== job 9237 ==
// BallCompetition
module BallCompetition(
    input	wire clk,					 
    input   wire rstn,					 
    input	wire	[3:0]  sw_in,  	 
    input   wire  [2:0]  key_in,		 
    output	wire	[1:0]  reg_ab,  	 
    output  wire  [7:0]  led_time,	 
    output  [8:0]  seg_led_1,			 
	 output  [8:0]  seg_led_2			 
);
Settings: LEC_CHECK=0, CAP_MARGIN=15, CELL_PAD_IN_SITES_GLOBAL_PLACEMENT=1, CORE_ASPECT_RATIO=1.37, CORE_MARGIN=9, CORE_UTILIZATION=40, CTS_CLUSTER_DIAMETER=382, CTS_CLUSTER_SIZE=20, GPL_ROUTABILITY_DRIVEN=1, GPL_TIMING_DRIVEN=1, HOLD_SLACK_MARGIN=0.11, MIN_ROUTING_LAYER=met1, PLACE_DENSITY_LB_ADDON=0.0, SETUP_SLACK_MARGIN=0.85, SLEW_MARGIN=20, TNS_END_PERCENT=55; clock period 6.97 ns.
run.sh (not shown) runs the stock make flow with config.mk's settings and CLKGATE_MAP_FILE=.
Looking at the reports, job 9237 completed the entire flow and the layout it produced met the timing, design-rule and antenna checks.
Relative to job 9237, the following input files were edited for job 8766:
# job 9237
export LEC_CHECK = 0
export CAP_MARGIN = 15
export CELL_PAD_IN_SITES_GLOBAL_PLACEMENT = 1
export CORE_ASPECT_RATIO = 1.37
export CORE_MARGIN = 9
export CORE_UTILIZATION = 40
export CTS_CLUSTER_DIAMETER = 382
export CTS_CLUSTER_SIZE = 20
export GPL_ROUTABILITY_DRIVEN = 1
export GPL_TIMING_DRIVEN = 1
export HOLD_SLACK_MARGIN = 0.11
export MIN_ROUTING_LAYER = met1
export PLACE_DENSITY_LB_ADDON = 0.0
export SETUP_SLACK_MARGIN = 0.85
export SLEW_MARGIN = 20
export TNS_END_PERCENT = 55
create_clock -name core_clock -period 6.97 [get_ports {clk}]
# job 8766
export LEC_CHECK = 0
export CAP_MARGIN = 20
export CORE_ASPECT_RATIO = 1.37
export CORE_MARGIN = 2
export CORE_UTILIZATION = 40
export GPL_ROUTABILITY_DRIVEN = 0
export HOLD_SLACK_MARGIN = 0.11
export SLEW_MARGIN = 20
create_clock -name core_clock -period 10.0 [get_ports {clk}]
Results
Job 8766 vs. job 9237: length in cells of the worst reg-to-reg path moved down; final instance count without filler cells moved down; first-iteration DRC count moved down; sequential share of cell area moved up. Of the two values seen for top metal layer carrying routed signals, met5 was produced by job 8766 and met4 by job 9237. Relative to job 9237, job 8766 improves routed wire length. Diff job 8766 and job 9237: relative contribution of the clock network to total power lower in job 8766. Summary of job 8766 over job 9237: core region area rose 1.4%; portion of the clock cycle consumed by the worst path in the final layout went down 5.5 points; area growth from synthesis to layout shows a reduction of 4.5 points. Job 9237 → job 8766: combinational power share went down 0.4 points; tightest hold margin went up 4.3 ps.
--- input diff job 8766..job 1173 ---
# job 8766
export LEC_CHECK = 0
export CAP_MARGIN = 20
export CORE_ASPECT_RATIO = 1.37
export CORE_MARGIN = 2
export CORE_UTILIZATION = 40
export GPL_ROUTABILITY_DRIVEN = 0
export HOLD_SLACK_MARGIN = 0.11
export SLEW_MARGIN = 20
create_clock -name core_clock -period 10.0 [get_ports {clk}]
# job 1173
export LEC_CHECK = 0
export CAP_MARGIN = 20
export CORE_MARGIN = 2
export CORE_UTILIZATION = 52
export SLEW_MARGIN = 20
create_clock -name core_clock -period 6.3 [get_ports {clk}]
==> results <==
Row setup slack after layout: job 1173 lower / job 8766 higher
Compared with job 8766, in job 1173 critical path depth shows an increase of about 4.3%, global-route congestion overflow total shows no meaningful change.
Job 1173 vs job 8766 — y dimension of the die dropped by more than 10%
Re placed instance area: job 8766 was lower than job 1173.
The final layout from job 1173, which completed every stage, passed the timing, design-rule and antenna checks at the end of the flow.
Diff job 8766 -> job 1173: latest clock arrival within the worst-skew pair about even, sequential cell count about even.
Job 1173 -> job 8766: total negative slack for setup checks delta 0, exact match
[inputs] job 994 vs job 1173
# job 1173
export LEC_CHECK = 0
export CAP_MARGIN = 20
export CORE_MARGIN = 2
export CORE_UTILIZATION = 52
export SLEW_MARGIN = 20
create_clock -name core_clock -period 6.3 [get_ports {clk}]
# job 994
export LEC_CHECK = 0
export ABC_AREA = 1
export CAP_MARGIN = 20
export CORE_MARGIN = 2
export CORE_UTILIZATION = 65
export PLACE_DENSITY_LB_ADDON = 0.04
export SLEW_MARGIN = 20
create_clock -name core_clock -period 4.38 [get_ports {clk}]
## What came out
On global-route wire length before repair, job 994 does worse than job 1173. Job 994 reports its heaviest power group as combinational cells while job 1173 reports registers. Looking only at area overhead of the layout relative to synthesis, and setting everything else aside, the higher value of job 994 and job 1173 goes to job 994. Sequential share of layout area was higher in job 1173 than in job 994. Compared with job 1173, job 994 shows critical path depth higher by 63%. What job 994 reported for routed wire length on met3 has to be multiplied by 0.76 to get the figure for job 1173. Job 994 had finished all stages when the layout checks came back failing, citing negative setup slack. Summary — combinational power, job 994 relative to job 1173: higher, by 170%. NOTE: routed length on met1 in job 994 falls short of that of job 1173. End point of the critical path: u_Display.seg_data_1_reg[0] -> job 1173, u_Display.seg_data_2_reg[3] -> job 994. Diff job 994..job 1173 | initial antenna violation count | unchanged.
Input changes introduced in job 2777 (baseline for comparison: job 994):
# job 994
export LEC_CHECK = 0
export ABC_AREA = 1
export CAP_MARGIN = 20
export CORE_MARGIN = 2
export CORE_UTILIZATION = 65
export PLACE_DENSITY_LB_ADDON = 0.04
export SLEW_MARGIN = 20
create_clock -name core_clock -period 4.38 [get_ports {clk}]
# job 2777
export LEC_CHECK = 0
export CAP_MARGIN = 20
export CORE_MARGIN = 2
export CORE_UTILIZATION = 40
export SLEW_MARGIN = 20
create_clock -name core_clock -period 7.86 [get_ports {clk}]
Findings:
Non-clock buffer count of job 2777 falls short of that of job 994 by more than half. Compared with job 994, job 2777 shows a area fraction in mux cells that is 3.0 points higher. Comparing job 994 and job 2777, the higher area of all placed cells without fillers is on job 994. In job 2777 relative to job 994, total met2 wirelength after detailed routing had gone down by more than 10%. On met1 global-route usage, the higher figure sits with job 994, not job 2777. For the cell count, job 2777 came in 334 lower than job 994 did. The higher final tally of setup violations of job 994 and job 2777 is in job 994. Compared with job 994, job 2777 shows a die area that is about 60% higher. Across job 994 and job 2777, a clean result was obtained everywhere but in job 994. The flow completed for job 994, but it is not clean: the layout still shows negative setup slack. Job 994 vs job 2777, group drawing the most power: combinational cells vs registers. Comparing job 2777 with job 994, the clock-pin slew on the worst setup and hold paths came out essentially unchanged.

========
== build 48 ==
Starting RTL as in the previous note.
Design BallCompetition, start of the top module:
module BallCompetition(
    input	wire clk,					 
    input   wire rstn,					 
    input	wire	[3:0]  sw_in,  	 
    input   wire  [2:0]  key_in,		 
    output	wire	[1:0]  reg_ab,  	 
    output  wire  [7:0]  led_time,	 
    output  [8:0]  seg_led_1,			 
	 output  [8:0]  seg_led_2			 
);
make LEC_CHECK=0 ABC_AREA=1 CAP_MARGIN=20 CORE_ASPECT_RATIO=1.08 CORE_MARGIN=2 CORE_UTILIZATION=72 CTS_CLUSTER_DIAMETER=332 CTS_CLUSTER_SIZE=15 MAX_ROUTING_LAYER=met5 PLACE_DENSITY_LB_ADDON=0.28 SETUP_SLACK_MARGIN=-0.15 SLEW_MARGIN=20 TNS_END_PERCENT=30 finish   # period 4.45 ns
Build 48: flow complete, layout not clean; failing: negative setup slack
Modified inputs, build 60 compared to build 48
Settings: changing CTS_CLUSTER_DIAMETER from 332 to 393; changing PLACE_DENSITY_LB_ADDON from 0.28 to 0.24.
--- outcome ---
- Summary of build 60 over build 48: area growth from synthesis to layout shrank by 0.94 points; worst endpoint required time shows a reduction of 20 ps.
- Register-to-register slack delta (build 60 − build 48): favourable
- Finished, but not clean: build 60, with negative setup slack.
Input changes introduced in build 17 (baseline for comparison: build 60):
Settings: a change of CTS_CLUSTER_DIAMETER from 393 to 86; a change of CTS_CLUSTER_SIZE from 15 to 90; a change of ABC_AREA from 1 to 0; a change of SETUP_SLACK_MARGIN from -0.15 to 0.71; a deleted PLACE_DENSITY_LB_ADDON that had been 0.24; a change of the clock period (ns, I/O delays scaled along) from 4.45 to 3.08.
Notes after the runs:
Going from build 60 to build 17, number of flops mapped to enable cells by yosys did not really move; multiplexer share of the synthesized area went up; synthesized cell count went down.
Total cells reported by yosys after synthesis (build 17 vs. build 60) decreases by more than 10%
Summary of build 17 over build 60: area after synthesis moved down, vertical die dimension moved down.
Re count of placed standard cells including taps: build 60 and build 17 aren't equal, and the lower value belongs to build 17.
The weighted congestion reported at the end of routability-driven placement in build 17 was higher than what build 60 gave.
Build 17 failed in clock tree synthesis (4_1_cts) with DPL-0038.
Modified inputs, build 97 compared to build 17
Settings: CORE_UTILIZATION: 72 -> 40; MAX_ROUTING_LAYER: met5 -> unset; TNS_END_PERCENT: 30 -> unset; CTS_CLUSTER_DIAMETER: 86 -> unset; CORE_ASPECT_RATIO: 1.08 -> unset; CTS_CLUSTER_SIZE: 90 -> unset; SETUP_SLACK_MARGIN: 0.71 -> unset; ABC_AREA: 0 -> unset; the clock period (ns, I/O delays scaled along): 3.08 -> 10.0.
Notes after the runs:
Build 97: total number of placement rows 14 above build 17
Build 17 → build 97: global placement routability congestion went down by 14%, post-DP HPWL went down by 23%, area share of and/or/nand/nor cells after synthesis was more or less identical, cell total after placement went down by 153.
Die footprint (build 17 / build 97): 0.56
Build 97 completed end to end with timing, DRC and antenna clean.
From build 17 to build 97, fraction of synthesized area in multiplexers did not move at all.
Going from build 17 to build 97, area inside the core boundary grows by about 80%.
On build 97: die width is 47 um higher than what build 17 gave.
Against build 17, vertical die dimension in build 97 rose by more than a quarter.
Reported for build 17 and build 97, tally of buffers added on design ports turned out identical to the last digit.
[inputs] build 89 vs build 97
Settings: setting CTS_CLUSTER_SIZE to 100 for the first time; changing CORE_UTILIZATION from 40 to 26; setting CELL_PAD_IN_SITES_GLOBAL_PLACEMENT to 1 for the first time; setting GPL_ROUTABILITY_DRIVEN to 0 for the first time; setting TNS_END_PERCENT to 30 for the first time; setting CTS_CLUSTER_DIAMETER to 280 for the first time.
[summary]
Looking only at peak supply drop, and setting everything else aside, the lower value of build 89 and build 97 goes to build 97. [compare] base=build 97 new=build 89: multi-input gate share of total cell area decreased by 1.3 points relative to the old numbers; met3 usage down 2.5 points; slack of the critical path -75 ps; total chip power picked up an extra 1.8%.

========
## try-amber
Starting RTL as in the previous note.
clock: 7.16 ns
lec_check: 0
abc_area: 1
cap_margin: 25
cell_pad_in_sites_detail_placement: 1
cell_pad_in_sites_global_placement: 3
core_margin: 9
core_utilization: 24
gpl_timing_driven: 0
max_routing_layer: met5
min_routing_layer: met2
slew_margin: 20
try-amber | status: complete | timing, DRC, antenna: pass
#### Input delta (try-willow over try-amber)
# try-amber
export LEC_CHECK = 0
export ABC_AREA = 1
export CAP_MARGIN = 25
export CELL_PAD_IN_SITES_DETAIL_PLACEMENT = 1
export CELL_PAD_IN_SITES_GLOBAL_PLACEMENT = 3
export CORE_MARGIN = 9
export CORE_UTILIZATION = 24
export GPL_TIMING_DRIVEN = 0
export MAX_ROUTING_LAYER = met5
export MIN_ROUTING_LAYER = met2
export SLEW_MARGIN = 20
create_clock -name core_clock -period 7.16 [get_ports {clk}]
# try-willow
export LEC_CHECK = 0
export ABC_AREA = 1
export CAP_MARGIN = 40
export CORE_MARGIN = 2
export CORE_UTILIZATION = 72
export SLEW_MARGIN = 20
create_clock -name core_clock -period 4.42 [get_ports {clk}]
Results
try-willow finished all stages; however, its layout fails the closing checks, the failures being setup timing.
Overall routing resource usage: try-willow higher than try-amber
Diff try-amber..try-willow | max-slew violation count | unchanged
Comparing try-amber and try-willow, final non-filler cell total is higher on try-amber.
In try-willow the utilization turned out 64 points higher than in try-amber.
Run comparison: try-willow group drawing the most power combinational logic; try-amber group drawing the most power registers
Cmp try-amber and try-willow / final tally of setup violations / higher: try-willow
Changes in try-delta relative to try-willow:
# try-willow
export LEC_CHECK = 0
export ABC_AREA = 1
export CAP_MARGIN = 40
export CORE_MARGIN = 2
export CORE_UTILIZATION = 72
export SLEW_MARGIN = 20
create_clock -name core_clock -period 4.42 [get_ports {clk}]
# try-delta
export LEC_CHECK = 0
export CAP_MARGIN = 20
export CORE_MARGIN = 2
export CORE_UTILIZATION = 72
export CTS_CLUSTER_DIAMETER = 103
export CTS_CLUSTER_SIZE = 36
export SLEW_MARGIN = 20
create_clock -name core_clock -period 6.7 [get_ports {clk}]
Results
try-delta finished end to end and its layout was clean on timing, DRC and antenna. Going from try-willow to try-delta, area of the die shrank slightly. try-willow → try-delta: number of buffers inserted to repair setup after CTS dropped 11, logic depth of the worst setup path including buffers dropped 18, final cell count dropped 420, slack of the critical path climbed 0.92 ns. Going from try-willow to try-delta, post-synthesis instance area shrinks by about 1.7%. try-delta: routability congestion estimate higher than try-willow. [compare] base=try-willow new=try-delta: number of nets with antenna violations after routing did not really move, total detailed-routing wirelength went down, number of global-route vias before repair went down, worst hold slack went up.
--- input diff try-delta..try-yarrow ---
# try-delta
export LEC_CHECK = 0
export CAP_MARGIN = 20
export CORE_MARGIN = 2
export CORE_UTILIZATION = 72
export CTS_CLUSTER_DIAMETER = 103
export CTS_CLUSTER_SIZE = 36
export SLEW_MARGIN = 20
create_clock -name core_clock -period 6.7 [get_ports {clk}]
# try-yarrow
export LEC_CHECK = 0
export ABC_AREA = 1
export CAP_MARGIN = 20
export CORE_MARGIN = 2
export CORE_UTILIZATION = 72
export CTS_CLUSTER_DIAMETER = 338
export CTS_CLUSTER_SIZE = 99
export SLEW_MARGIN = 20
export TNS_END_PERCENT = 10
create_clock -name core_clock -period 3.49 [get_ports {clk}]
### Flow results
Across try-delta and try-yarrow, a clean result was obtained everywhere but in try-yarrow.
Global placement routability congestion (higher): try-delta
Measured against each other, try-yarrow and try-delta differ in number of cells in the yosys synthesis report, the lower figure coming from try-delta.
Re clock net sink count: no difference whatsoever between try-delta and try-yarrow.

========
BallCompetition again, from the RTL that the note above started with.
Settings: LEC_CHECK=0, ABC_AREA=1, CAP_MARGIN=5, CORE_MARGIN=2, CORE_UTILIZATION=72, CTS_CLUSTER_DIAMETER=197, CTS_CLUSTER_SIZE=44, PLACE_DENSITY_LB_ADDON=0.27, SLEW_MARGIN=20; clock period 4.47 ns.
The starting point ran to the end with violations: setup timing.
==> next run, changes <==
Settings changed: CORE_UTILIZATION 72 to 71, CTS_CLUSTER_DIAMETER 197 to 226, CTS_CLUSTER_SIZE 44 to default, PLACE_DENSITY from default to 0.37, PLACE_DENSITY_LB_ADDON 0.27 to default.
Clock period 4.47 ns to 4.37 ns, I/O delays scaled along.
After rerunning: The new run ran to the end with violations: setup timing. Routed wire length came out higher by roughly a tenth. Sequential power came out higher by a few percent. Setup slack gets worse by 44 ps. Area after synthesis is unchanged. Flip-flop count stays the same. Sequential share of layout area came out lower by 0.46 points. Design area came out higher slightly. Global-route usage came out higher by 3.7 points. First-iteration DRC count came out higher by roughly a tenth. Combinational power came out higher by roughly a tenth. Via count came out higher by a few percent.
==> next run, changes <==
Settings changed: ABC_AREA 1 to default, CAP_MARGIN 5 to 20, CORE_UTILIZATION 71 to 66, CTS_CLUSTER_DIAMETER 226 to default, PLACE_DENSITY 0.37 to default.
Clock period 4.37 ns to 6.7 ns, I/O delays scaled along.
Outcome: With this change the flow finished with timing, DRC and antenna clean; die area came out higher by 5.6%; setup slack improves by 860 ps; clock-buffer cell count is lower by 2; non-clock buffer count drops by 144.

========
BallCompetition again, from the RTL that the note above started with.
## BallCompetition
module BallCompetition(
    input	wire clk,					 
    input   wire rstn,					 
    input	wire	[3:0]  sw_in,  	 
    input   wire  [2:0]  key_in,		 
    output	wire	[1:0]  reg_ab,  	 
    output  wire  [7:0]  led_time,	 
    output  [8:0]  seg_led_1,			 
	 output  [8:0]  seg_led_2			 
);
==> flow/config.mk <==
export PLATFORM = sky130hd
export DESIGN_NAME = BallCompetition
export DESIGN_NICKNAME = BallCompetition
export VERILOG_FILES = /design/flow/design.v
export SDC_FILE = /design/flow/constraint.sdc
export NUM_CORES = 4
export LEC_CHECK = 0
export ABC_AREA = 1
export CAP_MARGIN = 20
export CORE_ASPECT_RATIO = 1.08
export CORE_MARGIN = 2
export CORE_UTILIZATION = 72
export CTS_CLUSTER_DIAMETER = 86
export CTS_CLUSTER_SIZE = 15
export MAX_ROUTING_LAYER = met5
export PLACE_DENSITY_LB_ADDON = 0.22
export SETUP_SLACK_MARGIN = -0.15
export SLEW_MARGIN = 20
export TNS_END_PERCENT = 75
==> flow/constraint.sdc <==
create_clock -name core_clock -period 4.45 [get_ports {clk}]
set_input_delay 0.8900 -clock core_clock [delete_from_list [all_inputs] [get_ports {clk}]]
set_output_delay 0.8900 -clock core_clock [all_outputs]
set_load 0.01 [all_outputs]
The baseline reached the layout checks and failed them: setup timing.
Then changed:
CORE_ASPECT_RATIO = not set   (was 1.08)
CTS_CLUSTER_DIAMETER = 103   (was 86)
CTS_CLUSTER_SIZE = 99   (was 15)
MAX_ROUTING_LAYER = not set   (was met5)
PLACE_DENSITY_LB_ADDON = not set   (was 0.22)
SETUP_SLACK_MARGIN = not set   (was -0.15)
TNS_END_PERCENT = not set   (was 75)
clock period = 6.37 ns   (was 4.45 ns; I/O delays follow)
After rerunning:
- The changed run finished with timing, DRC and antenna clean
- worst setup slack is better by 1.1 ns
- sequential power fell by 32%
- synthesized area is unchanged
- utilization fell by 11 points
- cell count fell by 9.5%
- hold slack is worse by 0.013 ns
Then changed:
ABC_AREA = not set   (was 1)
CORE_UTILIZATION = 40   (was 72)
CTS_CLUSTER_DIAMETER = not set   (was 103)
CTS_CLUSTER_SIZE = not set   (was 99)
clock period = 10.5 ns   (was 6.37 ns; I/O delays follow)
The changed run finished with timing, DRC and antenna clean. Total power decreases by 44%. Final cell count decreases by 7.7%. Worst setup slack improved by 2.2 ns. Clock skew is about the same. Die area increases by 74%. Worst hold slack got worse by 0.015 ns.
Power figures rest on the tool's default switching activity, not on a simulated workload.
